--- flow/run.sh ---
#!/bin/bash
# the make line also repeats each setting of config.mk as NAME=value (left out here)
make -C /OpenROAD-flow-scripts/flow DESIGN_CONFIG=/design/flow/config.mk WORK_HOME=/design/flow/orfs CLKGATE_MAP_FILE= finish
--- flow/config.mk ---
export PLATFORM = sky130hd
export DESIGN_NAME = byte_unit_top
export DESIGN_NICKNAME = byte_unit_top
export VERILOG_FILES = /design/flow/design.v
export SDC_FILE = /design/flow/constraint.sdc
export NUM_CORES = 4
export LEC_CHECK = 0
export ABC_AREA = 1
export CAP_MARGIN = 5
export CELL_PAD_IN_SITES_DETAIL_PLACEMENT = 0
export CELL_PAD_IN_SITES_GLOBAL_PLACEMENT = 0
export CORE_MARGIN = 2
export CORE_UTILIZATION = 72
export CTS_CLUSTER_DIAMETER = 246
export GPL_ROUTABILITY_DRIVEN = 0
export MAX_ROUTING_LAYER = met4
export PLACE_DENSITY = 0.4
export SETUP_SLACK_MARGIN = 0.72
export SLEW_MARGIN = 20
--- flow/constraint.sdc ---
create_clock -name core_clock -period 2.71 [get_ports {clk}]
set_input_delay 0.5420 -clock core_clock [delete_from_list [all_inputs] [get_ports {clk}]]
set_output_delay 0.5420 -clock core_clock [all_outputs]
set_load 0.01 [all_outputs]
--- flow/design.v ---
module instruction_fetch (
  input clk,
  input rstn,
  input suspend_cpu,
  input       pc_take_branch,    
  input [7:0] pc_branch_target,  
  output [7:0] pc_instruction_address
);
reg [7:0] pc;
always @(posedge clk or negedge rstn) begin
  if (rstn == 1'b0) begin
    pc <= 8'd0;
  end else if (pc_take_branch == 1'b1) begin
    pc <= pc_branch_target;
  end else if (suspend_cpu == 1'b0) begin
    pc <= pc + 8'd1;
  end
end
assign pc_instruction_address = pc;
endmodule
module instruction_decode (
  input clk,
  input rstn,
  input suspend_cpu,
  input [20:0] instruction,
  input [15:0] wb_regfile_writeback,  
  input  [3:0] wb_rd_id,              
  input        wb_reg_write,          
  output reg [4:0] opcode,
  output reg alu_src,
  output reg mem_branch,
  output reg mem_write,
  output reg mem_read,
  output reg reg_write,
  output reg mem_to_reg,
  output reg sema_read,
  output reg sema_write,
  output reg  [3:0] rd_id,
  output reg [15:0] rs1,
  output reg [15:0] rs2,
  output reg [15:0] imm
);
localparam ADD = 5'd0;
localparam SUB = 5'd1;
localparam MUL = 5'd2;
localparam DIV = 5'd3;
localparam AND = 5'd4;
localparam OR = 5'd5;
localparam XOR = 5'd6;
localparam NOT = 5'd7;
localparam ADDI = 5'd8;
localparam SUBI = 5'd9;
localparam MULI = 5'd10;
localparam DIVI = 5'd11;
localparam ANDI = 5'd12;
localparam ORI = 5'd13;
localparam XORI = 5'd14;
localparam SHL = 5'd15;
localparam SHR = 5'd16;
localparam SHLI = 5'd17;
localparam SHRI = 5'd18;
localparam BEQ = 5'd19;
localparam BNE = 5'd20;
localparam BGT = 5'd21;
localparam BLT = 5'd22;
localparam CEQ = 5'd23;
localparam CNE = 5'd24;
localparam CGT = 5'd25;
localparam CLT = 5'd26;
localparam LD = 5'd27;
localparam ST = 5'd28;
localparam SEMA_RD = 5'd29;
localparam SEMA_WR = 5'd30;
localparam JALR = 5'd31;
wire [4:0] op_i;
wire [3:0] rs1_id;
wire [3:0] rs2_id;
wire [7:0] i_imm;
wire [7:0] b_imm;
reg [15:0] regfile [1:15];
assign op_i   = instruction[4:0];
assign i_imm  = instruction[20:13];
assign b_imm  = {instruction[20:17], instruction[8:5]};
assign rs1_id = instruction[12:9];
assign rs2_id = instruction[16:13];
wire [15:0] rs1_val = (rs1_id == 4'd0) ? 16'd0 : regfile[rs1_id];
wire [15:0] rs2_val = (rs2_id == 4'd0) ? 16'd0 : regfile[rs2_id];
always @(posedge clk or negedge rstn) begin
  if (rstn == 1'b0) begin
    opcode <= 5'd0;
    alu_src <= 1'b0;
    mem_branch <= 1'b0;
    mem_write <= 1'b0;
    mem_read <= 1'b0;
    reg_write <= 1'b0;
    mem_to_reg <= 1'b0;
    sema_read <= 1'b0;
    sema_write <= 1'b0;
    rd_id <= 4'd0;
    rs1 <= 16'd0;
    rs2 <= 16'd0;
    imm <= 16'd0;
  end else if (suspend_cpu == 1'b0) begin
    opcode <= op_i;
    rd_id <= instruction[8:5];
    rs1 <= rs1_val;
    rs2 <= rs2_val;
    alu_src <= 1'b0;
    mem_branch <= 1'b0;
    mem_write <= 1'b0;
    mem_read <= 1'b0;
    reg_write <= 1'b0;
    mem_to_reg <= 1'b0;
    sema_read <= 1'b0;
    sema_write <= 1'b0;
    imm <= 16'd0;
    case (op_i)
      ADD, SUB, MUL, DIV, AND, OR, XOR, NOT, SHL, SHR: begin
        reg_write <= 1'b1;
      end
      ADDI, SUBI, MULI, DIVI, ANDI, ORI, XORI, SHLI, SHRI: begin
        alu_src <= 1'b1;
        reg_write <= 1'b1;
        imm <= {8'd0, i_imm};
      end
      BEQ, BNE, BGT, BLT: begin
        mem_branch <= 1'b1;
        imm <= {8'd0, b_imm};
      end
      CEQ, CNE, CGT, CLT: begin
        sema_write <= 1'b1;
      end
      LD: begin
        mem_read <= 1'b1;
        reg_write <= 1'b1;
        mem_to_reg <= 1'b1;
        imm <= {8'd0, i_imm};
      end
      ST: begin
        mem_write <= 1'b1;
        imm <= {8'd0, i_imm};
      end
      SEMA_RD: begin
        reg_write <= 1'b1;
        mem_to_reg <= 1'b1;
        sema_read <= 1'b1;
      end
      SEMA_WR: begin
        sema_write <= 1'b1;
      end
      JALR: begin
        mem_branch <= 1'b1;
        reg_write <= 1'b1;
      end
      default: begin
      end
    endcase
  end
end
integer i_reg;
always @(posedge clk or negedge rstn) begin
  if (rstn == 1'b0) begin
    for (i_reg = 1; i_reg < 16; i_reg = i_reg + 1) begin
      regfile[i_reg] <= 16'd0;
    end
  end else if ((wb_reg_write == 1'b1) && (wb_rd_id != 4'd0)) begin
    regfile[wb_rd_id] <= wb_regfile_writeback;
  end
end
endmodule
module instruction_execute (
  input  clk,
  input  rstn,
  input  suspend_cpu,
  output phase_done,
  input [4:0] id_opcode,
  input [7:0] id_pc,       
  input id_alu_src,
  input id_mem_branch,
  input id_mem_write,
  input id_mem_read,
  input id_reg_write,
  input id_mem_to_reg,
  input id_sema_read,
  input id_sema_write,
  input [3:0]  id_rd_id,
  input [15:0] id_rs1,
  input [15:0] id_rs2,
  input [15:0] id_imm,
  output reg [15:0] alu_result,
  output reg  [7:0] branch_target_address,
  output reg        branch_taken,
  output reg  [3:0] ex_rd_id,
  output reg        ex_mem_branch,
  output reg        ex_mem_write,
  output reg        ex_mem_read,
  output reg        ex_reg_write,
  output reg        ex_mem_to_reg,
  output reg        ex_sema_read,
  output reg        ex_sema_write,
  output reg  [7:0] ex_mem_addr,
  output reg [15:0] ex_mem_write_data
);
localparam ADD = 5'd0;
localparam SUB = 5'd1;
localparam MUL = 5'd2;
localparam DIV = 5'd3;
localparam AND = 5'd4;
localparam OR = 5'd5;
localparam XOR = 5'd6;
localparam NOT = 5'd7;
localparam ADDI = 5'd8;
localparam SUBI = 5'd9;
localparam MULI = 5'd10;
localparam DIVI = 5'd11;
localparam ANDI = 5'd12;
localparam ORI = 5'd13;
localparam XORI = 5'd14;
localparam SHL = 5'd15;
localparam SHR = 5'd16;
localparam SHLI = 5'd17;
localparam SHRI = 5'd18;
localparam BEQ = 5'd19;
localparam BNE = 5'd20;
localparam BGT = 5'd21;
localparam BLT = 5'd22;
localparam CEQ = 5'd23;
localparam CNE = 5'd24;
localparam CGT = 5'd25;
localparam CLT = 5'd26;
localparam JALR = 5'd31;
wire [15:0] alu_in1;
wire [15:0] alu_in2;
reg  [15:0] alu_single_cycle_out;
reg         cond;
wire is_multi_cycle = (id_opcode == MUL) || (id_opcode == MULI) ||
                      (id_opcode == DIV) || (id_opcode == DIVI);
wire is_div = (id_opcode == DIV) || (id_opcode == DIVI);
assign alu_in1 = id_rs1;
assign alu_in2 = (id_alu_src == 1'b1) ? id_imm : id_rs2;
always @(*) begin
  case (id_opcode)
    ADD, ADDI: alu_single_cycle_out = alu_in1 + alu_in2;
    SUB, SUBI: alu_single_cycle_out = alu_in1 - alu_in2;
    AND, ANDI: alu_single_cycle_out = alu_in1 & alu_in2;
    OR, ORI:   alu_single_cycle_out = alu_in1 | alu_in2;
    XOR, XORI: alu_single_cycle_out = alu_in1 ^ alu_in2;
    NOT:       alu_single_cycle_out = ~alu_in1;
    SHL, SHLI: alu_single_cycle_out = alu_in1 << alu_in2[3:0];
    SHR, SHRI: alu_single_cycle_out = alu_in1 >> alu_in2[3:0];
    JALR:      alu_single_cycle_out = {8'd0, id_pc};
    default:   alu_single_cycle_out = 16'b0;
  endcase
end
always @(*) begin
  case (id_opcode)
    BEQ, CEQ: cond = (alu_in1 == alu_in2);
    BNE, CNE: cond = (alu_in1 != alu_in2);
    BGT, CGT: cond = (alu_in1 > alu_in2);
    BLT, CLT: cond = (alu_in1 < alu_in2);
    JALR:     cond = 1'b1;
    default:  cond = 1'b0;
  endcase
end
reg [15:0] mul_acc;
reg [16:0] div_temp;
reg [15:0] dividend;
reg [15:0] divisor;
reg [15:0] multiplicand;
reg  [4:0] cycle_count;
wire [16:0] div_shift = {div_temp[15:0], dividend[15]};
wire [16:0] div_diff  = div_shift - {1'b0, divisor};
always @(posedge clk or negedge rstn) begin
  if (rstn == 1'b0) begin
    mul_acc <= 16'd0;
    div_temp <= 17'd0;
    dividend <= 16'd0;
    divisor <= 16'd0;
    multiplicand <= 16'd0;
    cycle_count <= 5'd0;
  end else if ((suspend_cpu == 1'b0) && is_multi_cycle) begin
    if (cycle_count == 5'd0) begin
      mul_acc <= 16'd0;
      div_temp <= 17'd0;
      multiplicand <= alu_in1;
      dividend <= is_div ? alu_in1 : alu_in2;
      divisor <= alu_in2;
      cycle_count <= 5'd1;
    end else if (cycle_count <= 5'd16) begin
      if (is_div) begin
        if (div_diff[16] == 1'b0) begin
          div_temp <= div_diff;
          dividend <= {dividend[14:0], 1'b1};
        end else begin
          div_temp <= div_shift;
          dividend <= {dividend[14:0], 1'b0};
        end
      end else begin
        if (dividend[0]) begin
          mul_acc <= mul_acc + multiplicand;
        end
        multiplicand <= multiplicand << 1;
        dividend <= dividend >> 1;
      end
      cycle_count <= cycle_count + 5'd1;
    end
  end else begin
    cycle_count <= 5'd0;
  end
end
assign phase_done = is_multi_cycle ? (cycle_count == 5'd17) : 1'b1;
always @(posedge clk or negedge rstn) begin
  if (rstn == 1'b0) begin
    alu_result    <= 16'd0;
    branch_target_address <= 8'd0;
    branch_taken  <= 1'b0;
    ex_rd_id      <= 4'b0;
    ex_mem_branch <= 1'b0;
    ex_mem_write  <= 1'b0;
    ex_mem_read   <= 1'b0;
    ex_reg_write  <= 1'b0;
    ex_mem_to_reg <= 1'b0;
    ex_sema_read  <= 1'b0;
    ex_sema_write <= 1'b0;
    ex_mem_addr   <= 8'd0;
    ex_mem_write_data <= 16'd0;
  end else if ((suspend_cpu == 1'b0) && phase_done) begin
    alu_result    <= is_multi_cycle ? (is_div ? dividend : mul_acc) : alu_single_cycle_out;
    branch_target_address <= (id_opcode == JALR) ? alu_in1[7:0] : id_imm[7:0];
    branch_taken  <= cond;
    ex_rd_id      <= id_rd_id;
    ex_mem_branch <= id_mem_branch;
    ex_mem_write  <= id_mem_write;
    ex_mem_read   <= id_mem_read;
    ex_reg_write  <= id_reg_write;
    ex_mem_to_reg <= id_mem_to_reg;
    ex_sema_read  <= id_sema_read;
    ex_sema_write <= id_sema_write;
    ex_mem_addr   <= id_imm[7:0];
    ex_mem_write_data <= (id_opcode == CEQ || id_opcode == CNE ||
                          id_opcode == CGT || id_opcode == CLT) ? {15'd0, cond} : id_rs1;
  end
end
endmodule
module memory_access (
  input clk,
  input rstn,
  input suspend_cpu,
  output phase_done,
  input sema_valid,
  input sema_data_in,
  input sema_is_empty,
  output sema_ready,
  output sema_write,
  output sema_data_out,
  input [15:0] ex_alu_result,
  input  [7:0] ex_branch_target_address,
  input        ex_branch_taken,
  input  [3:0] ex_rd_id,
  input        ex_mem_branch,
  input        ex_mem_write,
  input        ex_mem_read,
  input        ex_reg_write,
  input        ex_mem_to_reg,
  input        ex_sema_read,
  input        ex_sema_write,
  input  [7:0] ex_mem_addr,
  input [15:0] ex_mem_write_data,
  input [15:0] data_memory_read_data,
  output  [7:0] data_memory_address,
  output        data_memory_write_en,
  output [15:0] data_memory_write_data,
  output reg [15:0] mem_alu_result,
  output reg  [3:0] mem_rd_id,
  output reg        mem_reg_write,
  output            mem_take_branch,
  output      [7:0] mem_branch_target_address
);
assign data_memory_address = ex_mem_addr;
assign data_memory_write_en = ex_mem_write & ~suspend_cpu;
assign data_memory_write_data = ex_mem_write_data;
assign mem_take_branch = ex_branch_taken & ex_mem_branch & ~suspend_cpu;
assign mem_branch_target_address = ex_branch_target_address;
assign sema_write    = ex_sema_write & ~suspend_cpu;
assign sema_data_out = ex_mem_write_data[0];
assign sema_ready    = ex_sema_read & ~suspend_cpu;
assign phase_done = ex_sema_write ? sema_is_empty :
                    ex_sema_read  ? sema_valid    : 1'b1;
always @(posedge clk or negedge rstn) begin
  if (rstn == 1'b0) begin
    mem_alu_result <= 16'd0;
    mem_rd_id      <= 4'd0;
    mem_reg_write  <= 1'b0;
  end else if ((suspend_cpu == 1'b0) && phase_done) begin
    if (ex_mem_to_reg == 1'b1) begin
      mem_alu_result <= ex_sema_read ? {15'd0, sema_data_in} : data_memory_read_data;
    end else begin
      mem_alu_result <= ex_alu_result;
    end
    mem_rd_id      <= ex_rd_id;
    mem_reg_write  <= ex_reg_write;
  end
end
endmodule
module register_writeback (
  input suspend_cpu,
  input [15:0] mem_alu_result,
  input  [3:0] mem_rd_id,
  input        mem_reg_write,
  output [15:0] wb_regfile_writeback,
  output  [3:0] wb_rd_id,
  output        wb_reg_write
);
assign wb_reg_write = mem_reg_write & ~suspend_cpu;
assign wb_rd_id = mem_rd_id;
assign wb_regfile_writeback = mem_alu_result;
endmodule
module byte_unit_top (
  input clk,
  input rstn,
  output  [7:0] imem_addr,
  input  [20:0] imem_data,
  output  [7:0] dmem_addr,
  output        dmem_we,
  output [15:0] dmem_wdata,
  input  [15:0] dmem_rdata,
  input  sema_valid_i,  
  input  sema_data_i,   
  output sema_ready_o,  
  input  sema_is_empty_i,  
  output sema_write_o,     
  output sema_data_o,      
  output halted
);
wire [7:0]  if_instruction_address_o;
reg  [20:0] if_instruction;
wire [4:0]  id_opcode_o;
wire        id_alu_src_o;
wire        id_mem_branch_o;
wire        id_mem_write_o;
wire        id_mem_read_o;
wire        id_reg_write_o;
wire        id_mem_to_reg_o;
wire        id_sema_read_o;
wire        id_sema_write_o;
wire [3:0]  id_rd_id_o;
wire [15:0] id_rs1_o;
wire [15:0] id_rs2_o;
wire [15:0] id_imm_o;
wire        ex_phase_done_o;
wire [15:0] ex_alu_result_o;
wire  [7:0] ex_branch_target_address_o;
wire        ex_branch_taken_o;
wire  [3:0] ex_rd_id_o;
wire        ex_mem_branch_o;
wire        ex_mem_write_o;
wire        ex_mem_read_o;
wire        ex_reg_write_o;
wire        ex_mem_to_reg_o;
wire        ex_sema_read_o;
wire        ex_sema_write_o;
wire  [7:0] ex_mem_addr_o;
wire [15:0] ex_mem_write_data_o;
wire        mem_phase_done_o;
wire [15:0] mem_alu_result_o;
wire [3:0]  mem_rd_id_o;
wire        mem_reg_write_o;
wire        mem_take_branch_o;
wire  [7:0] mem_branch_target_address_o;
wire [15:0] wb_regfile_writeback_o;
wire  [3:0] wb_rd_id_o;
wire        wb_reg_write_o;
localparam [2:0] IF = 3'd0, ID = 3'd1, EX = 3'd2, MEM = 3'd3, WB = 3'd4, HALT = 3'd5;
reg [2:0] cpu_phase;
wire if_suspend_cpu_i  = (cpu_phase != IF);
wire id_suspend_cpu_i  = (cpu_phase != ID);
wire ex_suspend_cpu_i  = (cpu_phase != EX);
wire mem_suspend_cpu_i = (cpu_phase != MEM);
wire wb_suspend_cpu_i  = (cpu_phase != WB);
always @(posedge clk or negedge rstn) begin
  if (rstn == 1'b0) begin
    cpu_phase <= IF;
  end else begin
    case (cpu_phase)
      IF:  cpu_phase <= (&imem_data) ? HALT : ID;
      ID:  cpu_phase <= EX;
      EX:  if (ex_phase_done_o) cpu_phase <= MEM;
      MEM: if (mem_phase_done_o) cpu_phase <= WB;
      WB:  cpu_phase <= IF;
      default: cpu_phase <= HALT;
    endcase
  end
end
always @(posedge clk or negedge rstn) begin
  if (rstn == 1'b0) begin
    if_instruction <= {{16{1'b0}}, 5'b01111};  
  end else if (if_suspend_cpu_i == 1'b0) begin
    if_instruction <= imem_data;
  end
end
assign imem_addr = if_instruction_address_o;
assign halted = (cpu_phase == HALT);
instruction_fetch instruction_fetch_inst (
  .clk (clk),
  .rstn (rstn),
  .suspend_cpu (if_suspend_cpu_i),
  .pc_take_branch (mem_take_branch_o),
  .pc_branch_target (mem_branch_target_address_o),
  .pc_instruction_address (if_instruction_address_o)
);
instruction_decode instruction_decode_inst (
  .clk (clk),
  .rstn (rstn),
  .suspend_cpu (id_suspend_cpu_i),
  .instruction (if_instruction),
  .wb_regfile_writeback (wb_regfile_writeback_o),
  .wb_reg_write (wb_reg_write_o),
  .wb_rd_id (wb_rd_id_o),
  .opcode (id_opcode_o),
  .alu_src (id_alu_src_o),
  .mem_branch (id_mem_branch_o),
  .mem_write (id_mem_write_o),
  .mem_read (id_mem_read_o),
  .reg_write (id_reg_write_o),
  .mem_to_reg (id_mem_to_reg_o),
  .sema_read (id_sema_read_o),
  .sema_write (id_sema_write_o),
  .rd_id (id_rd_id_o),
  .rs1 (id_rs1_o),
  .rs2 (id_rs2_o),
  .imm (id_imm_o)
);
instruction_execute instruction_execute_inst (
  .clk (clk),
  .rstn (rstn),
  .suspend_cpu (ex_suspend_cpu_i),
  .phase_done (ex_phase_done_o),
  .id_opcode (id_opcode_o),
  .id_pc (if_instruction_address_o),
  .id_alu_src (id_alu_src_o),
  .id_mem_branch (id_mem_branch_o),
  .id_mem_write (id_mem_write_o),
  .id_mem_read (id_mem_read_o),
  .id_reg_write (id_reg_write_o),
  .id_mem_to_reg (id_mem_to_reg_o),
  .id_sema_read (id_sema_read_o),
  .id_sema_write (id_sema_write_o),
  .id_rd_id (id_rd_id_o),
  .id_rs1 (id_rs1_o),
  .id_rs2 (id_rs2_o),
  .id_imm (id_imm_o),
  .alu_result (ex_alu_result_o),
  .branch_target_address (ex_branch_target_address_o),
  .branch_taken (ex_branch_taken_o),
  .ex_rd_id (ex_rd_id_o),
  .ex_mem_branch (ex_mem_branch_o),
  .ex_mem_write (ex_mem_write_o),
  .ex_mem_read (ex_mem_read_o),
  .ex_reg_write (ex_reg_write_o),
  .ex_mem_to_reg (ex_mem_to_reg_o),
  .ex_sema_read (ex_sema_read_o),
  .ex_sema_write (ex_sema_write_o),
  .ex_mem_addr (ex_mem_addr_o),
  .ex_mem_write_data (ex_mem_write_data_o)
);
memory_access memory_access_inst (
  .clk (clk),
  .rstn (rstn),
  .suspend_cpu (mem_suspend_cpu_i),
  .phase_done (mem_phase_done_o),
  .sema_valid (sema_valid_i),
  .sema_data_in (sema_data_i),
  .sema_is_empty (sema_is_empty_i),
  .sema_ready (sema_ready_o),
  .sema_write (sema_write_o),
  .sema_data_out (sema_data_o),
  .ex_alu_result (ex_alu_result_o),
  .ex_branch_target_address (ex_branch_target_address_o),
  .ex_branch_taken (ex_branch_taken_o),
  .ex_rd_id (ex_rd_id_o),
  .ex_mem_branch (ex_mem_branch_o),
  .ex_mem_write (ex_mem_write_o),
  .ex_mem_read (ex_mem_read_o),
  .ex_reg_write (ex_reg_write_o),
  .ex_mem_to_reg (ex_mem_to_reg_o),
  .ex_sema_read (ex_sema_read_o),
  .ex_sema_write (ex_sema_write_o),
  .ex_mem_addr (ex_mem_addr_o),
  .ex_mem_write_data (ex_mem_write_data_o),
  .data_memory_read_data (dmem_rdata),
  .data_memory_address (dmem_addr),
  .data_memory_write_en (dmem_we),
  .data_memory_write_data (dmem_wdata),
  .mem_alu_result (mem_alu_result_o),
  .mem_rd_id (mem_rd_id_o),
  .mem_reg_write (mem_reg_write_o),
  .mem_take_branch (mem_take_branch_o),
  .mem_branch_target_address (mem_branch_target_address_o)
);
register_writeback register_writeback_inst (
  .suspend_cpu (wb_suspend_cpu_i),
  .mem_alu_result (mem_alu_result_o),
  .mem_rd_id (mem_rd_id_o),
  .mem_reg_write (mem_reg_write_o),
  .wb_regfile_writeback (wb_regfile_writeback_o),
  .wb_rd_id (wb_rd_id_o),
  .wb_reg_write (wb_reg_write_o)
);
endmodule
==> results of run 1 <==
[routing by layer]
| layer | GRT overflow | GRT usage, % |
|---|---|---|
| met1 | 0 | 73.7 |
| met2 | 52 | 90.8 |
| met5 | - | - |
| met3 | 3 | 50.9 |
| met4 | 38 | 67.1 |
[timing repair]
action | in CTS
pin swaps | 80
endpoints found under the hold margin | 47
gates resized | 377
cloned | 8
hold buffers | 1
buffers inserted | 102
endpoints found under the setup margin | 185
==> flow_metrics.env, run 1 <==
# yosys + openroad results
export IMPL_dp_hpwl_mm=77.5
export IMPL_first_error="[ERROR GRT-0232] Routing congestion too high. Check the congestion heatmap in the GUI."
export IMPL_ys_sh_aoi_pct=18.7
export IMPL_synth_warnings=6
export IMPL_async_flop_share_pct=100
export IMPL_netlist_area_um2=29200
export IMPL_yosys_cells=4031
export IMPL_fp_dieW_um=205
export IMPL_ys_sh_xor_pct=0.691
export IMPL_cts_buffer_depth=3
export IMPL_fp_util_pct=73.2
export IMPL_yosys_area_top_type_share_pct=42.0
export IMPL_floorplan_nets=4161
export IMPL_ys_ff=493
export IMPL_numClockSinks=493
export IMPL_die_area_um2=42100
export IMPL_yosysTopAreaCell="dfrtp_1"
export IMPL_yosys_top_cells_area="dfrtp_1 (42%), nand2_1 (14%), o21ai_0 (9.3%)"
export IMPL_synth_edff_count=0
export IMPL_ff_type="dfrtp_1"
export IMPL_failing_step="global routing"
export IMPL_io_pins=79
export IMPL_grt_overflow_total=93
export IMPL_ys_seq_share_pct=42.3
export IMPL_post_place_cells=4588
export IMPL_ys_top_logic_family="simple AND/OR/NAND/NOR gates"
export IMPL_port_buffers=78
export IMPL_post_dp_cell_area_um2=31100
export IMPL_status="stopped before the end"
export IMPL_rows=73
export IMPL_yosys_top_cells_count="nand2_1 (1,055), o21ai_0 (541), dfrtp_1 (489), inv_1 (477), nand3_1 (310)"
export IMPL_dp_slack_ns=0.0165
export IMPL_cts_root_buf="clkbuf_16"
export IMPL_top_cell="nand2_1"
export IMPL_core_um2=39800
export IMPL_grt_total_usage_pct=72.7
export IMPL_ys_chip_area_um2=29200
export IMPL_numCtsBuffers=52
export IMPL_synth_area_per_cell_um2=7.24
export IMPL_h_tree_depth=2
export IMPL_synth_cell_types=56
export IMPL_die_y_um=205
export IMPL_simple_gate_share_pct=25.1
export IMPL_synthCells=4031
export IMPL_fa_ha_area_share_pct=3.88
export IMPL_synth_area_mux_share_pct=0
==> run 2, diff against run 1 <==
- ABC_AREA: 1 -> not set
- CAP_MARGIN: 5 -> 20
- CELL_PAD_IN_SITES_DETAIL_PLACEMENT: 0 -> not set
- CELL_PAD_IN_SITES_GLOBAL_PLACEMENT: 0 -> not set
- CORE_UTILIZATION: 72 -> 40
- CTS_CLUSTER_DIAMETER: 246 -> not set
- GPL_ROUTABILITY_DRIVEN: 0 -> not set
- MAX_ROUTING_LAYER: met4 -> not set
- PLACE_DENSITY: 0.4 -> not set
- SETUP_SLACK_MARGIN: 0.72 -> 0.96
- clock period: 2.71 -> 3.9 ns (I/O delays scaled with it)
==> run 2 against run 1 <==
Now clean on timing, DRC and antenna. Die area rose by 74%. Synthesized cell count fell by 29%. Synthesized area fell by 2.2%.
==> flow_metrics.env, run 2 <==
# physical design summary
export IMPL_die_y_um=271
export IMPL_dp_slack_ns=0.535
export IMPL_die_area_um2=73400
export IMPL_finalNetCount=3081
export IMPL_grt_setup_unrepaired="yes"
export IMPL_yosys_top_cells_area="dfrtp_1 (43%), mux2_2 (11%), nand2_1 (4.7%)"
export IMPL_tightest_slew_ns=1.17
export IMPL_simple_gate_share_pct=14.4
export IMPL_fin_hold_ws_ns=0.230
export IMPL_warning_count=65
export IMPL_synth_area_mux_share_pct=15.0
export IMPL_synthCells=2858
export IMPL_finalWirelength_mm=107
export IMPL_final_max_slew_viol_count=0
export IMPL_wl_met3_mm=9.83
export IMPL_fin_setup_tns_ns=0
export IMPL_crit_buf_inv=1
export IMPL_area_delta_synth_final_pct=17.6
export IMPL_peakVddDrop_mv=0.394
export IMPL_ys_ff=493
export IMPL_min_period_ns=3.17
export IMPL_floorplan_nets=2988
export IMPL_hold_viol=0
export IMPL_num_fill_cells=6480
export IMPL_pwr_share_clk_pct=50.5
export IMPL_cellLeakagePower_nw=15.1
export IMPL_fin_skew_ns=0.0386
export IMPL_crit_slowest_cell="dfrtp_2"
export IMPL_ff_type="dfrtp_1"
export IMPL_clock_fmax_ghz=0.316
export IMPL_reg2reg_depth=11
export IMPL_dp_hpwl_mm=72.2
export IMPL_drc=0
export IMPL_reg2reg_slack_ns=0.73
export IMPL_antenna_found_initial=3
export IMPL_yosys_top_cells_count="dfrtp_1 (489), nand2_1 (359), mux2_2 (266), nor2_1 (180), clkbuf_1 (150)"
export IMPL_setup_viol=0
export IMPL_netlist_area_um2=28500
export IMPL_yosysTopAreaCell="dfrtp_1"
export IMPL_dr_wl_met2_mm=48.6
export IMPL_fp_util_pct=40.6
export IMPL_crit_fanout=7
export IMPL_comb_power_uw=175
export IMPL_async_flop_share_pct=100
export IMPL_port_buffers=78
export IMPL_ys_chip_area_um2=28500
export IMPL_crit_start="instruction_decode_inst.alu_src"
export IMPL_stdcell_count=3938
export IMPL_fp_dieW_um=271
export IMPL_synth_warnings=6
export IMPL_worst_ep_required_time_ns=4.43
export IMPL_crit_path_end="instruction_execute_inst.ex_mem_write_data[0]"
export IMPL_h_tree_depth=2
export IMPL_clkTransAtPathRegs_ns=0.07
export IMPL_slew_headroom_pct=21.7
export IMPL_ys_top_logic_family="AND-OR/OR-AND gates"
export IMPL_rows=97
export IMPL_numClockSinks=493
export IMPL_core_um2=70300
export IMPL_setup_ws_ns=0.734
export IMPL_numCtsBuffers=55
export IMPL_p_sw_mw=2.39
export IMPL_period_used_pct=81.2
export IMPL_io_pins=79
export IMPL_max_stage_delay_ns=0.55
export IMPL_internal_power_mw=8.29
export IMPL_path_cells="mux2i_4 -> inv_4 -> ha_4 -> fa_2 -> nor2b_4 -> o21ai_2 -> a2111o_1 -> a31oi_2 -> mux2i_1 -> a31oi_2 -> a221oi_2"
export IMPL_sw_frac_of_total_pct=22.4
export IMPL_insertion_delay_ns=0.64
export IMPL_status="timing/DRC/antenna clean"
export IMPL_crit_type="flop to flop"
export IMPL_vias_per_cell=6.38
export IMPL_grt_first_pass_wirelength_mm=162
export IMPL_yosys_area_top_type_share_pct=42.9
export IMPL_post_place_cells=3801
export IMPL_grt_total_usage_pct=28.9
export IMPL_dr_total_vias=25144
export IMPL_logic_area_um2=15700
export IMPL_grt_pass1_vias=24927
export IMPL_top_cell="dfrtp_1"
export IMPL_wl_met1_mm=43.5
export IMPL_p_seq_mw=5.12
export IMPL_max_cap_violations=0
export IMPL_cp_top_family="AND-OR/OR-AND gates"
export IMPL_rr_startpoint="instruction_decode_inst.alu_src"
export IMPL_hold_path_class="input pin to asynchronous set/reset pin"
export IMPL_firstDrtPassIters=9
export IMPL_cts_root_buf="clkbuf_16"
export IMPL_top_power_group="clock"
export IMPL_dr_first_iter_drc_count=3319
export IMPL_pwr_share_seq_pct=47.9
export IMPL_critical_path_arrival_ns=3.69
export IMPL_grt_max_degree=101
export IMPL_drtAntennaViolNets=0
export IMPL_synth_cell_types=98
export IMPL_start_kind="flop"
export IMPL_powerDensity_nw_per_um2=319
export IMPL_power_total_mw=10.7
export IMPL_cp_common_cell="a31oi_2"
export IMPL_clk_power_mw=5.40
export IMPL_reg2reg_to="instruction_execute_inst.ex_mem_write_data[0]"
export IMPL_endpoint_kind="flop"
export IMPL_fa_ha_area_share_pct=3.97
export IMPL_ys_sh_xor_pct=1.11
export IMPL_gp_congestion=0.963
export IMPL_p_comb_share_pct=1.6
export IMPL_seq_area_um2=12400
export IMPL_synth_edff_count=0
export IMPL_routedWlPerCell_um=27.3
export IMPL_crit_cells=11
export IMPL_synth_area_per_cell_um2=9.98
export IMPL_grt_overflow_total=0
export IMPL_yosys_cells=2858
export IMPL_highest_layer="met5"
export IMPL_ys_sh_aoi_pct=18.2
export IMPL_cts_buffer_depth=3
export IMPL_hold_buffers=0
export IMPL_cts_tree="yes"
export IMPL_ys_seq_share_pct=43.3
[run 2: cell type report]
type                            instances  area share, %
Clock buffer                           80           4.77
Multi-Input combinational cell       2080           46.8
Timing Repair Buffer                  240           6.36
Clock inverter                         20          0.769
Tap cell                              940           3.51
Inverter                               81          0.922
Sequential cell                       493           36.8
Antenna cell                            4         0.0299
[run 2: what timing repair did]
action / 4_1_cts / 5_1_grt
buffers inserted: 22 / 9
pin swaps: 24 / 10
endpoints found under the setup margin: 44 / 45
gates resized: 61 / 48
hold endpoints to repair: 0 / 0
[run 2: through the flow]
step                      util (%)  area [µm²]
after detailed placement      44.0       30900
after CTS                     47.3       33200
final                         47.7       33500
after floorplan                  -       28600
after global placement        44.0       30900
after global routing          47.7       33500
[run 2: metal layers]
metal / vias up / global-route usage, %
met5: - / 0
met4: 4 / 12.6
met3: 401 / 6.18
met2: 1442 / 45.2
met1: 12490 / 38.6
li1: 10807 / -
==> run 3, diff against run 2 <==
- CORE_UTILIZATION: 40 -> 72
- CTS_CLUSTER_DIAMETER: not set -> 28
- SETUP_SLACK_MARGIN: 0.96 -> 0.79
- clock period: 3.9 -> 3.12 ns (I/O delays scaled with it)
==> run 3 against run 2 <==
The run now fails in global routing. Die area down 44%. Synthesized cell count stayed put. Synthesized area unchanged.
==> flow_metrics.env, run 3 <==
# yosys + openroad results
export IMPL_yosys_top_cells_area="dfrtp_1 (43%), mux2_2 (11%), nand2_1 (4.7%)"
export IMPL_cts_root_buf="clkbuf_16"
export IMPL_status="stopped before the end"
export IMPL_async_flop_share_pct=100
export IMPL_yosysTopAreaCell="dfrtp_1"
export IMPL_synth_area_per_cell_um2=9.98
export IMPL_rows=72
export IMPL_port_buffers=78
export IMPL_ys_sh_xor_pct=1.11
export IMPL_yosys_area_top_type_share_pct=42.9
export IMPL_synth_cell_types=98
export IMPL_floorplan_nets=2988
export IMPL_yosys_top_cells_count="dfrtp_1 (489), nand2_1 (359), mux2_2 (266), nor2_1 (180), clkbuf_1 (150)"
export IMPL_fp_dieW_um=203
export IMPL_cts_buffer_depth=3
export IMPL_core_um2=38800
export IMPL_grt_overflow_total=142
export IMPL_io_pins=79
export IMPL_numCtsBuffers=100
export IMPL_synth_area_mux_share_pct=15.0
export IMPL_dp_slack_ns=-0.104
export IMPL_synth_warnings=6
export IMPL_ys_sh_aoi_pct=18.2
export IMPL_synth_edff_count=0
export IMPL_grt_total_usage_pct=79.8
export IMPL_simple_gate_share_pct=14.4
export IMPL_yosys_cells=2858
export IMPL_ff_type="dfrtp_1"
export IMPL_h_tree_depth=3
export IMPL_dp_hpwl_mm=71.3
export IMPL_ys_top_logic_family="AND-OR/OR-AND gates"
export IMPL_numClockSinks=493
export IMPL_top_cell="dfrtp_1"
export IMPL_gp_congestion=1.05
export IMPL_ys_ff=493
export IMPL_ys_seq_share_pct=43.3
export IMPL_netlist_area_um2=28500
export IMPL_synthCells=2858
export IMPL_die_y_um=203
export IMPL_failing_step="global routing"
export IMPL_ys_chip_area_um2=28500
export IMPL_fa_ha_area_share_pct=3.97
export IMPL_die_area_um2=41200
export IMPL_first_error="[ERROR GRT-0116] Global routing finished with congestion. Check the congestion regions in the DRC Viewer."
export IMPL_fp_util_pct=73.4
-- run 3: what timing repair did --
item	4_1_cts
endpoints found under the setup margin	272
hold buffers	1
endpoints found under the hold margin	65
gates resized	245
pin swaps	78
cloned	5
setup buffers	91
-- run 3: layer usage --
layer,GRT overflow,track usage [%]
met5,0,27.1
met2,70,95.1
met1,1,79.7
met4,69,80.0
met3,2,66.7
-- run 3: metrics by stage --
step	cell area [µm²]	std cells
2_1_floorplan	28700	2858
3_3_place_gp	31100	3455
3_5_place_dp	31100	3455
4_1_cts	36500	3738
==> run 4, diff against run 3 <==
- ABC_AREA: not set -> 1
- CAP_MARGIN: 20 -> 5
- CELL_PAD_IN_SITES_DETAIL_PLACEMENT: not set -> 0
- CELL_PAD_IN_SITES_GLOBAL_PLACEMENT: not set -> 0
- CTS_CLUSTER_DIAMETER: 28 -> 246
- PLACE_DENSITY: not set -> 0.78
- SETUP_SLACK_MARGIN: 0.79 -> -0.06
- clock period: 3.12 -> 2.67 ns (I/O delays scaled with it)
==> run 4 against run 3 <==
Now fails the layout checks on negative setup slack. Die area increased by 2.3%. Synthesized area increased by 2.3%. Synthesized cell count increased by 41%.
==> flow_metrics.env, run 4 <==
# physical design summary
export IMPL_status="finished with violations"
export IMPL_so_faults="negative setup slack"
export IMPL_crit_buf_inv=3
export IMPL_synth_warnings=6
export IMPL_yosysTopAreaCell="dfrtp_1"
export IMPL_reg2reg_to="instruction_decode_inst.rs2[1]"
export IMPL_netlist_area_um2=29200
export IMPL_ys_chip_area_um2=29200
export IMPL_finish_utilization_pct=83.2
export IMPL_fp_dieW_um=205
export IMPL_hold_path_class="input pin to asynchronous set/reset pin"
export IMPL_synth_edff_count=0
export IMPL_cts_tree="yes"
export IMPL_pwr_share_seq_pct=30.2
export IMPL_path_cells="inv_1 -> nor2_2 -> nand2_1 -> inv_1 -> nand2_1 -> nand4_1 -> nor3_1 -> buf_4 -> nand2_1 -> o211ai_1 -> nand2_1"
export IMPL_setup_viol=8
export IMPL_power_total_mw=37.1
export IMPL_max_stage_delay_ns=0.52
export IMPL_crit_start="if_instruction[15]"
export IMPL_cts_root_buf="clkbuf_16"
export IMPL_warning_count=61
export IMPL_dp_slack_ns=0.147
export IMPL_fa_ha_area_share_pct=3.88
export IMPL_grt_max_degree=96
export IMPL_rows=73
export IMPL_h_tree_depth=2
export IMPL_drc=0
export IMPL_fp_util_pct=73.2
export IMPL_top_power_group="combinational cells"
export IMPL_antenna_found_initial=3
export IMPL_ys_seq_share_pct=42.3
export IMPL_reg2reg_depth=11
export IMPL_fin_setup_tns_ns=-0.426
export IMPL_core_um2=39800
export IMPL_crit_slowest_cell="dfrtp_1"
export IMPL_grt_pass1_vias=30505
export IMPL_p_sw_mw=17.6
export IMPL_sw_frac_of_total_pct=47.5
export IMPL_cp_common_cell="nand2_1"
export IMPL_port_buffers=78
export IMPL_floorplan_nets=4161
export IMPL_logic_area_um2=14200
export IMPL_p_comb_share_pct=48.5
export IMPL_drtAntennaViolNets=0
export IMPL_die_y_um=205
export IMPL_p_seq_mw=11.2
export IMPL_tightest_slew_ns=0.965
export IMPL_io_pins=79
export IMPL_final_max_slew_viol_count=0
export IMPL_crit_fanout=7
export IMPL_cp_top_family="simple AND/OR/NAND/NOR gates"
export IMPL_simple_gate_share_pct=25.1
export IMPL_clkTransAtPathRegs_ns=0.07
export IMPL_ys_top_logic_family="simple AND/OR/NAND/NOR gates"
export IMPL_fin_skew_ns=0.0394
export IMPL_async_flop_share_pct=100
export IMPL_rr_startpoint="if_instruction[15]"
export IMPL_numClockSinks=493
export IMPL_dr_first_iter_drc_count=6047
export IMPL_insertion_delay_ns=0.66
export IMPL_firstDrtPassIters=13
export IMPL_worst_ep_required_time_ns=3.26
export IMPL_seq_area_um2=12300
export IMPL_finalWirelength_mm=111
export IMPL_synth_area_mux_share_pct=0
export IMPL_yosys_cells=4031
export IMPL_synth_area_per_cell_um2=7.24
export IMPL_min_period_ns=2.81
export IMPL_ys_sh_aoi_pct=18.7
export IMPL_max_cap_violations=0
export IMPL_num_fill_cells=2569
export IMPL_fin_hold_ws_ns=0.408
export IMPL_top_cell="nand2_1"
export IMPL_setup_ws_ns=-0.138
export IMPL_yosys_top_cells_area="dfrtp_1 (42%), nand2_1 (14%), o21ai_0 (9.3%)"
export IMPL_peakVddDrop_mv=0.972
export IMPL_numCtsBuffers=52
export IMPL_yosys_top_cells_count="nand2_1 (1,055), o21ai_0 (541), dfrtp_1 (489), inv_1 (477), nand3_1 (310)"
export IMPL_synth_cell_types=56
export IMPL_dr_total_vias=31616
export IMPL_dp_hpwl_mm=77.4
export IMPL_hold_viol=0
export IMPL_vias_per_cell=6.69
export IMPL_cts_buffer_depth=3
export IMPL_clk_power_mw=7.87
export IMPL_slew_headroom_pct=35.4
export IMPL_endpoint_kind="flop"
export IMPL_routedWlPerCell_um=23.5
export IMPL_crit_cells=11
export IMPL_area_delta_synth_final_pct=13.6
export IMPL_synthCells=4031
export IMPL_grt_total_usage_pct=54.2
export IMPL_pwr_share_clk_pct=21.2
export IMPL_critical_path_arrival_ns=3.40
export IMPL_ys_ff=493
export IMPL_start_kind="flop"
export IMPL_finalNetCount=4284
export IMPL_crit_path_end="instruction_decode_inst.rs2[1]"
export IMPL_ys_sh_xor_pct=0.691
export IMPL_clock_fmax_ghz=0.356
export IMPL_reg2reg_slack_ns=-0.14
export IMPL_yosys_area_top_type_share_pct=42.0
export IMPL_crit_type="flop to flop"
export IMPL_gp_congestion=1.21
export IMPL_grt_first_pass_wirelength_mm=173
export IMPL_grt_overflow_total=0
export IMPL_internal_power_mw=19.5
export IMPL_die_area_um2=42100
export IMPL_period_used_pct=105
export IMPL_comb_power_mw=18.0
export IMPL_cellLeakagePower_nw=15.7
export IMPL_ff_type="dfrtp_1"
export IMPL_powerDensity_nw_per_um2=1120
[run 4: through the flow]
step	cells	instance area [µm²]
after floorplan	4031	29200
after global placement	4622	31200
after detailed placement	4622	31200
after CTS	4719	33100
after global routing	4722	33100
final	4726	33100
[run 4: what timing repair did]
item,CTS,global route
setup buffers,0,2
endpoints found under the hold margin,33,0
hold buffers,1,0
setup endpoints to repair,3,17
pin swaps,0,1
resized,1,22
[run 4: layout make-up]
type	count	area share (%)
clock buffer	67	4.37
timing repair buffer	255	6.71
clock inverter	29	1.18
multi-input combinational	2848	42.7
sequential	493	37.2
antenna	5	0.0378
inverter	504	5.76
tap	525	1.98
[run 4: layer usage]
layer  global-route usage, %  part of all wire (%)  up-vias  wire, µm
li1                        -                     -    13609         -
met1                    62.4                    32    14373     35800
met2                    78.9                    42     2729     46300
met3                    22.5                    15      905     16400
met4                    45.2                    11        0     12700
met5                       0                     0        -         0
==> run 5, diff against run 4 <==
- CAP_MARGIN: 5 -> 20
- CELL_PAD_IN_SITES_DETAIL_PLACEMENT: 0 -> not set
- CELL_PAD_IN_SITES_GLOBAL_PLACEMENT: 0 -> not set
- CORE_ASPECT_RATIO: not set -> 1.99
- CORE_UTILIZATION: 72 -> 67
- CTS_CLUSTER_DIAMETER: 246 -> 331
- CTS_CLUSTER_SIZE: not set -> 59
- PLACE_DENSITY: 0.78 -> not set
- SETUP_SLACK_MARGIN: -0.06 -> not set
- clock period: 2.67 -> 5.0 ns (I/O delays scaled with it)
==> run 5 against run 4 <==
Synthesized area unchanged. Die area increased by 7.6%. The flow now stops in global routing. Synthesized cell count unchanged.
==> flow_metrics.env, run 5 <==
# yosys + openroad results
export IMPL_cts_resized=0
export IMPL_synth_area_per_cell_um2=7.24
export IMPL_first_error="[ERROR GRT-0116] Global routing finished with congestion. Check the congestion regions in the DRC Viewer."
export IMPL_ys_seq_share_pct=42.3
export IMPL_yosys_cells=4031
export IMPL_status="stopped before the end"
export IMPL_cts_root_buf="clkbuf_16"
export IMPL_rows=107
export IMPL_netlist_area_um2=29200
export IMPL_top_cell="nand2_1"
export IMPL_yosysTopAreaCell="dfrtp_1"
export IMPL_dp_slack_ns=1.41
export IMPL_numCtsBuffers=12
export IMPL_synth_edff_count=0
export IMPL_hold_buffers=0
export IMPL_ys_chip_area_um2=29200
export IMPL_gp_congestion=1.24
export IMPL_simple_gate_share_pct=25.1
export IMPL_ff_type="dfrtp_1"
export IMPL_yosys_top_cells_area="dfrtp_1 (42%), nand2_1 (14%), o21ai_0 (9.3%)"
export IMPL_grt_overflow_total=13
export IMPL_die_area_um2=45300
export IMPL_synth_area_mux_share_pct=0
export IMPL_yosys_area_top_type_share_pct=42.0
export IMPL_synthCells=4031
export IMPL_grt_total_usage_pct=56.4
export IMPL_io_pins=79
export IMPL_fp_util_pct=68.1
export IMPL_ys_ff=493
export IMPL_dp_hpwl_mm=89.9
export IMPL_post_cts_buffers=0
export IMPL_yosys_top_cells_count="nand2_1 (1,055), o21ai_0 (541), dfrtp_1 (489), inv_1 (477), nand3_1 (310)"
export IMPL_failing_step="global routing"
export IMPL_async_flop_share_pct=100
export IMPL_cts_buffer_depth=3
export IMPL_synth_warnings=6
export IMPL_numClockSinks=493
export IMPL_ys_sh_xor_pct=0.691
export IMPL_ys_top_logic_family="simple AND/OR/NAND/NOR gates"
export IMPL_fa_ha_area_share_pct=3.88
export IMPL_ys_sh_aoi_pct=18.7
export IMPL_port_buffers=78
export IMPL_floorplan_nets=4161
export IMPL_fp_dieW_um=152
export IMPL_core_um2=42800
export IMPL_h_tree_depth=1
export IMPL_synth_cell_types=56
export IMPL_die_y_um=298
[run 5: per-stage QoR]
step	utilization (%)	hold WS [ns]	instances	cell area [µm²]
after floorplan	-	0.442	4031	29200
after global placement	70.2	0.457	4496	30100
after detailed placement	70.2	0.462	4496	30100
after CTS	71.1	0.458	4513	30500
[run 5: metal layers]
metal	overflow	GRT usage, %
met1	0	55.0
met2	9	85.7
met3	0	21.5
met4	4	63.8
met5	0	0
==> run 6, diff against run 5 <==
- CAP_MARGIN: 20 -> 5
- CELL_PAD_IN_SITES_DETAIL_PLACEMENT: not set -> 0
- CELL_PAD_IN_SITES_GLOBAL_PLACEMENT: not set -> 0
- CORE_ASPECT_RATIO: 1.99 -> not set
- CORE_UTILIZATION: 67 -> 72
- CTS_CLUSTER_DIAMETER: 331 -> 246
- CTS_CLUSTER_SIZE: 59 -> not set
- PLACE_DENSITY_LB_ADDON: not set -> 0.01
- SETUP_SLACK_MARGIN: not set -> 0.43
- clock period: 5.0 -> 2.03 ns (I/O delays scaled with it)
==> run 6 against run 5 <==
The flow again stops in global routing. Die area fell by 7.0%. Synthesized cell count is the same. Synthesized area unchanged.
==> flow_metrics.env, run 6 <==
# yosys + openroad results
export IMPL_cts_root_buf="clkbuf_16"
export IMPL_die_area_um2=42100
export IMPL_post_place_cells=4865
export IMPL_failing_step="global routing"
export IMPL_top_cell="nand2_1"
export IMPL_synthCells=4031
export IMPL_gp_congestion=1.29
export IMPL_synth_edff_count=0
export IMPL_port_buffers=78
export IMPL_ys_seq_share_pct=42.3
export IMPL_yosys_area_top_type_share_pct=42.0
export IMPL_fp_dieW_um=205
export IMPL_dp_hpwl_mm=83.0
export IMPL_numClockSinks=493
export IMPL_ys_ff=493
export IMPL_yosys_top_cells_count="nand2_1 (1,055), o21ai_0 (541), dfrtp_1 (489), inv_1 (477), nand3_1 (310)"
export IMPL_fa_ha_area_share_pct=3.88
export IMPL_cts_buffer_depth=3
export IMPL_synth_warnings=6
export IMPL_synth_area_per_cell_um2=7.24
export IMPL_status="stopped before the end"
export IMPL_rows=73
export IMPL_ys_top_logic_family="simple AND/OR/NAND/NOR gates"
export IMPL_floorplan_nets=4161
export IMPL_netlist_area_um2=29200
export IMPL_ff_type="dfrtp_1"
export IMPL_ys_sh_aoi_pct=18.7
export IMPL_core_um2=39800
export IMPL_fp_util_pct=73.2
export IMPL_yosys_cells=4031
export IMPL_die_y_um=205
export IMPL_io_pins=79
export IMPL_yosysTopAreaCell="dfrtp_1"
export IMPL_h_tree_depth=2
export IMPL_ys_sh_xor_pct=0.691
export IMPL_numCtsBuffers=50
export IMPL_simple_gate_share_pct=25.1
export IMPL_synth_cell_types=56
export IMPL_async_flop_share_pct=100
export IMPL_ys_chip_area_um2=29200
export IMPL_first_error="[ERROR GRT-0116] Global routing finished with congestion. Check the congestion regions in the DRC Viewer."
export IMPL_yosys_top_cells_area="dfrtp_1 (42%), nand2_1 (14%), o21ai_0 (9.3%)"
export IMPL_grt_overflow_total=1284
export IMPL_post_dp_cell_area_um2=33500
export IMPL_synth_area_mux_share_pct=0
export IMPL_grt_total_usage_pct=89.3
run 6: through the flow:
stage                     worst slack [ns]  setup TNS (ns)  hold slack (ns)
after floorplan                     -0.237           -2.02            0.110
after global placement              -0.364           -5.47            0.354
after detailed placement            -0.454           -8.17            0.357
after CTS                           -0.325           -5.87            0.288
run 6: routing by layer:
layer	GRT usage [%]	GRT overflow
met1	84.4	20
met2	107	831
met3	73.7	37
met4	97.0	388
met5	51.0	8
run 6: what timing repair did:
item,CTS
gates cloned,16
setup buffers,99
resized,669
setup endpoints to repair,501
hold buffers,1
pin swaps,209
hold endpoints to repair,30
==> run 7, diff against run 6 <==
- ABC_AREA: 1 -> not set
- CAP_MARGIN: 5 -> 0
- CELL_PAD_IN_SITES_DETAIL_PLACEMENT: 0 -> not set
- CELL_PAD_IN_SITES_GLOBAL_PLACEMENT: 0 -> not set
- CORE_UTILIZATION: 72 -> 69
- CTS_CLUSTER_DIAMETER: 246 -> 93
- HOLD_SLACK_MARGIN: not set -> -0.09
- MAX_ROUTING_LAYER: not set -> met4
- PLACE_DENSITY_LB_ADDON: 0.01 -> not set
- SETUP_SLACK_MARGIN: 0.43 -> not set
- clock period: 2.03 -> 2.69 ns (I/O delays scaled with it)
==> run 7 against run 6 <==
The layout now fails its checks (negative hold slack, negative setup slack). Synthesized area is 2.2% lower. Die area grew 2.0%. Synthesized cell count down 29%.
==> flow_metrics.env, run 7 <==
# physical design summary
export IMPL_use_met1_pct=63.5
export IMPL_reg2reg_slack_ns=-0.38
export IMPL_numClockSinks=493
export IMPL_clock_fmax_ghz=0.326
export IMPL_synth_area_mux_share_pct=15.0
export IMPL_setup_viol=22
export IMPL_floorplan_nets=2988
export IMPL_sw_frac_of_total_pct=22.7
export IMPL_grt_overflow_total=0
export IMPL_grt_pass1_vias=28128
export IMPL_stdcell_count=3710
export IMPL_async_flop_share_pct=100
export IMPL_ys_top_logic_family="AND-OR/OR-AND gates"
export IMPL_routedWlPerCell_um=30.8
export IMPL_so_faults="negative hold slack, negative setup slack"
export IMPL_numCtsBuffers=51
export IMPL_top_usage_layer="met2"
export IMPL_yosys_top_cells_count="dfrtp_1 (489), nand2_1 (359), mux2_2 (266), nor2_1 (180), clkbuf_1 (150)"
export IMPL_max_stage_delay_ns=0.44
export IMPL_hold_buffers=0
export IMPL_ff_type="dfrtp_1"
export IMPL_io_pins=79
export IMPL_finish_utilization_pct=85.1
export IMPL_ys_ff=493
export IMPL_worst_ep_required_time_ns=3.19
export IMPL_dr_total_vias=28327
export IMPL_h_tree_depth=2
export IMPL_gp_congestion=1.09
export IMPL_p_seq_mw=7.41
export IMPL_grt_total_usage_pct=52.9
export IMPL_clkTransAtPathRegs_ns=0.06
export IMPL_synthCells=2858
export IMPL_antenna_found_initial=4
export IMPL_p_comb_share_pct=1.7
export IMPL_ys_seq_share_pct=43.3
export IMPL_yosys_top_cells_area="dfrtp_1 (43%), mux2_2 (11%), nand2_1 (4.7%)"
export IMPL_finalWirelength_mm=114
export IMPL_grt_first_pass_wirelength_mm=169
export IMPL_yosys_area_top_type_share_pct=42.9
export IMPL_status="finished with violations"
export IMPL_core_um2=40800
export IMPL_cellLeakagePower_nw=16.2
export IMPL_fin_skew_ns=0.0561
export IMPL_met2_usage_pct=76.8
export IMPL_pwr_share_seq_pct=48.6
export IMPL_dr_first_iter_drc_count=5111
export IMPL_crit_slowest_cell="dfrtp_2"
export IMPL_pwr_share_clk_pct=49.7
export IMPL_firstDrtPassIters=17
export IMPL_die_area_um2=43000
export IMPL_yosys_cells=2858
export IMPL_simple_gate_share_pct=14.4
export IMPL_min_period_ns=3.07
export IMPL_die_y_um=207
export IMPL_grt_max_degree=72
export IMPL_rows=74
export IMPL_post_place_cells=3583
export IMPL_synth_warnings=6
export IMPL_finalNetCount=3262
export IMPL_num_fill_cells=2072
export IMPL_peakVddDrop_mv=0.709
export IMPL_warning_count=66
export IMPL_vias_per_cell=7.64
export IMPL_yosysTopAreaCell="dfrtp_1"
export IMPL_endpoint_kind="flop"
export IMPL_reg2reg_depth=10
export IMPL_hold_viol=57
export IMPL_fp_util_pct=69.8
export IMPL_power_total_mw=15.3
export IMPL_final_max_slew_viol_count=0
export IMPL_crit_cells=10
export IMPL_cp_top_family="AND-OR/OR-AND gates"
export IMPL_crit_path_end="instruction_execute_inst.alu_result[10]"
export IMPL_rr_startpoint="instruction_decode_inst.alu_src"
export IMPL_ys_sh_aoi_pct=18.2
export IMPL_start_kind="flop"
export IMPL_insertion_delay_ns=0.66
export IMPL_synth_cell_types=98
export IMPL_fin_hold_ws_ns=-0.112
export IMPL_fa_ha_area_share_pct=3.97
export IMPL_powerDensity_nw_per_um2=439
export IMPL_crit_start="instruction_decode_inst.alu_src"
export IMPL_period_used_pct=114
export IMPL_grt_setup_unrepaired="yes"
export IMPL_max_cap_violations=0
export IMPL_crit_type="flop to flop"
export IMPL_top_power_group="clock"
export IMPL_comb_power_uw=263
export IMPL_synth_edff_count=0
export IMPL_fp_dieW_um=207
export IMPL_reg2reg_to="instruction_execute_inst.alu_result[10]"
export IMPL_crit_fanout=4
export IMPL_tightest_slew_ns=1.25
export IMPL_synth_area_per_cell_um2=9.98
export IMPL_critical_path_arrival_ns=3.57
export IMPL_hold_path_class="input pin to asynchronous set/reset pin"
export IMPL_netlist_area_um2=28500
export IMPL_port_buffers=78
export IMPL_ys_chip_area_um2=28500
export IMPL_drtAntennaViolNets=0
export IMPL_crit_buf_inv=1
export IMPL_cts_buffer_depth=3
export IMPL_dp_hpwl_mm=72.9
export IMPL_dp_slack_ns=-0.500
export IMPL_clk_power_mw=7.58
export IMPL_setup_ws_ns=-0.377
export IMPL_cts_root_buf="clkbuf_16"
export IMPL_p_sw_mw=3.47
export IMPL_area_delta_synth_final_pct=21.9
export IMPL_path_cells="buf_12 -> mux2i_4 -> ha_4 -> or3b_4 -> and3_4 -> a2111o_1 -> nand2_2 -> mux2_4 -> a2111oi_4 -> a21oi_1"
export IMPL_ys_sh_xor_pct=1.11
export IMPL_use_met3_pct=17.2
export IMPL_internal_power_mw=11.8
export IMPL_drc=0
export IMPL_slew_headroom_pct=16.2
export IMPL_top_cell="dfrtp_1"
export IMPL_cts_tree="yes"
==> run 7: what timing repair did <==
action                                  CTS  global route
setup buffers                             7            21
resized                                  70            91
endpoints found under the setup margin   47            77
pin swaps                                25            36
==> run 7: through the flow <==
stage,hold slack [ns],cell area [µm²],setup TNS [ns]
floorplan,0.242,28600,-3.29
global placement,0.449,32000,-3.91
detailed placement,0.462,32000,-5.07
CTS,-0.0704,34100,-2.66
global route,-0.0639,34800,-5.36
finish,-0.112,34800,-3.92
==> run 7: layer usage <==
metal | wire [µm] | share of wire (%) | vias to the layer above
met5 | 0 | 0 | -
met4 | 11400 | 10 | 0
met3 | 16500 | 14 | 1065
met2 | 48500 | 43 | 2730
met1 | 37700 | 33 | 13331
li1 | - | - | 11201
==> run 7: area by class of cell <==
type                    count  area, µm²  area share, %
inverters                  81        307          0.882
multi-input cells        2080      15900           45.7
well taps                 532        666           1.92
clock inverters            21        287          0.824
clock buffers              73       1460           4.20
flip-flops and latches    493      12300           35.5
diodes                      5       12.5         0.0360
repair buffers            425       3790           10.9
==> run 8, diff against run 7 <==
- CAP_MARGIN: 0 -> 20
- CORE_ASPECT_RATIO: not set -> 0.87
- CORE_MARGIN: 2 -> 3
- CORE_UTILIZATION: 69 -> 35
- CTS_CLUSTER_DIAMETER: 93 -> not set
- CTS_CLUSTER_SIZE: not set -> 79
- GPL_ROUTABILITY_DRIVEN: not set -> 0
- GPL_TIMING_DRIVEN: not set -> 0
- HOLD_SLACK_MARGIN: -0.09 -> -0.07
- PLACE_DENSITY_LB_ADDON: not set -> 0.24
- TNS_END_PERCENT: not set -> 55
- clock period: 2.69 -> 5.0 ns (I/O delays scaled with it)
==> run 8 against run 7 <==
Hold slack improved by 0.34 ns. The run now finishes clean. Clock-buffer cell count decreased by 3. Global-route usage decreased by 26 points.
==> flow_metrics.env, run 8 <==
# physical design summary
export IMPL_powerDensity_nw_per_um2=254
export IMPL_ys_seq_share_pct=43.3
export IMPL_dp_hpwl_mm=79.5
export IMPL_yosys_top_cells_area="dfrtp_1 (43%), mux2_2 (11%), nand2_1 (4.7%)"
export IMPL_hold_viol=0
export IMPL_fin_hold_ws_ns=0.227
export IMPL_clk_power_mw=4.20
export IMPL_rows=96
export IMPL_insertion_delay_ns=0.65
export IMPL_h_tree_depth=2
export IMPL_firstDrtPassIters=9
export IMPL_start_kind="flop"
export IMPL_synth_edff_count=0
export IMPL_vias_per_cell=6.23
export IMPL_fp_dieW_um=312
export IMPL_ys_sh_xor_pct=1.11
export IMPL_grt_overflow_total=0
export IMPL_rr_startpoint="instruction_decode_inst.alu_src"
export IMPL_synth_area_mux_share_pct=15.0
export IMPL_tightest_slew_ns=1.22
export IMPL_cts_tree="yes"
export IMPL_yosysTopAreaCell="dfrtp_1"
export IMPL_status="timing/DRC/antenna clean"
export IMPL_p_sw_mw=1.86
export IMPL_grt_max_degree=95
export IMPL_synthCells=2858
export IMPL_cts_resized=0
export IMPL_simple_gate_share_pct=14.4
export IMPL_reg2reg_to="instruction_execute_inst.alu_result[10]"
export IMPL_critical_path_arrival_ns=5.23
export IMPL_fp_util_pct=35.7
export IMPL_max_stage_delay_ns=0.61
export IMPL_internal_power_mw=6.46
export IMPL_top_cell="dfrtp_1"
export IMPL_numCtsBuffers=52
export IMPL_io_pins=79
export IMPL_post_cts_buffers=0
export IMPL_ys_top_logic_family="AND-OR/OR-AND gates"
export IMPL_setup_viol=0
export IMPL_yosys_top_cells_count="dfrtp_1 (489), nand2_1 (359), mux2_2 (266), nor2_1 (180), clkbuf_1 (150)"
export IMPL_synth_cell_types=98
export IMPL_p_comb_share_pct=1.6
export IMPL_port_buffers=78
export IMPL_slew_headroom_pct=18.1
export IMPL_numClockSinks=493
export IMPL_core_um2=79800
export IMPL_top_power_group="clock"
export IMPL_area_delta_synth_final_pct=15.0
export IMPL_hold_buffers=0
export IMPL_cp_top_family="AND-OR/OR-AND gates"
export IMPL_drtAntennaViolNets=0
export IMPL_antenna_found_initial=6
export IMPL_yosys_area_top_type_share_pct=42.9
export IMPL_final_max_slew_viol_count=0
export IMPL_finalWirelength_mm=113
export IMPL_routedWlPerCell_um=27.3
export IMPL_crit_slowest_cell="a2111oi_0"
export IMPL_finalNetCount=3136
export IMPL_crit_start="instruction_decode_inst.alu_src"
export IMPL_period_used_pct=95.1
export IMPL_fin_skew_ns=0.0275
export IMPL_reg2reg_slack_ns=0.24
export IMPL_reg2reg_depth=12
export IMPL_netlist_area_um2=28500
export IMPL_ys_sh_aoi_pct=18.2
export IMPL_max_cap_violations=0
export IMPL_crit_type="flop to flop"
export IMPL_clkTransAtPathRegs_ns=0.07
export IMPL_sw_frac_of_total_pct=22.4
export IMPL_async_flop_share_pct=100
export IMPL_p_seq_mw=3.99
export IMPL_path_cells="buf_6 -> mux2i_1 -> clkbuf_1 -> buf_2 -> ha_1 -> nor2b_1 -> o21ai_0 -> a2111o_1 -> nand2_1 -> mux2_2 -> a2111oi_0 -> a21oi_1"
export IMPL_crit_fanout=11
export IMPL_crit_buf_inv=3
export IMPL_dr_total_vias=25715
export IMPL_peakVddDrop_mv=0.215
export IMPL_dr_first_iter_drc_count=4253
export IMPL_crit_path_end="instruction_execute_inst.alu_result[10]"
export IMPL_synth_warnings=6
export IMPL_warning_count=59
export IMPL_ff_type="dfrtp_1"
export IMPL_cts_buffer_depth=3
export IMPL_cts_root_buf="clkbuf_16"
export IMPL_grt_first_pass_wirelength_mm=166
export IMPL_clock_fmax_ghz=0.210
export IMPL_crit_cells=12
export IMPL_hold_path_class="input pin to asynchronous set/reset pin"
export IMPL_die_area_um2=84900
export IMPL_ys_chip_area_um2=28500
export IMPL_grt_total_usage_pct=26.6
export IMPL_min_period_ns=4.76
export IMPL_endpoint_kind="flop"
export IMPL_pwr_share_clk_pct=50.5
export IMPL_grt_setup_unrepaired="no"
export IMPL_drc=0
export IMPL_die_y_um=272
export IMPL_yosys_cells=2858
export IMPL_grt_pass1_vias=24412
export IMPL_cellLeakagePower_nw=14.6
export IMPL_power_total_mw=8.32
export IMPL_fa_ha_area_share_pct=3.97
export IMPL_worst_ep_required_time_ns=5.48
export IMPL_floorplan_nets=2988
export IMPL_pwr_share_seq_pct=47.9
export IMPL_synth_area_per_cell_um2=9.98
export IMPL_ys_ff=493
export IMPL_comb_power_uw=135
-- run 8: per-stage QoR --
| step | util, % | cells | TNS [ns] | cell area, µm² | setup slack (ns) |
|---|---|---|---|---|---|
| floorplan | - | 2858 | 0 | 28500 | 1.59 |
| global placement | 38.4 | 4014 | -9711.68 | 30600 | -19.87 |
| detailed placement | 38.8 | 4030 | 0 | 31000 | 0.502 |
| CTS | 41.1 | 4125 | 0 | 32800 | 0.439 |
| global route | 41.1 | 4129 | 0 | 32800 | 0.119 |
| finish | 41.1 | 4129 | 0 | 32800 | 0.244 |
-- run 8: routing by layer --
layer / vias to the layer above / global-route usage, % / wire length (µm)
met5: - / - / 0
met4: 0 / 11.5 / 5690
met3: 432 / 7.80 / 13200
met2: 1674 / 35.9 / 45200
met1: 12658 / 36.8 / 48700
li1: 10951 / - / -
-- run 8: cell type report --
| type | instances | area [µm²] |
|---|---|---|
| buffer | 204 | 860 |
| multi-input combinational | 2080 | 15100 |
| clock inverter | 25 | 337 |
| inverter | 81 | 307 |
| antenna | 4 | 10.0 |
| tap | 1078 | 1350 |
| clock buffer | 70 | 1470 |
| fill | 7889 | 47000 |
| timing repair buffer | 94 | 1030 |
| sequential | 493 | 12300 |
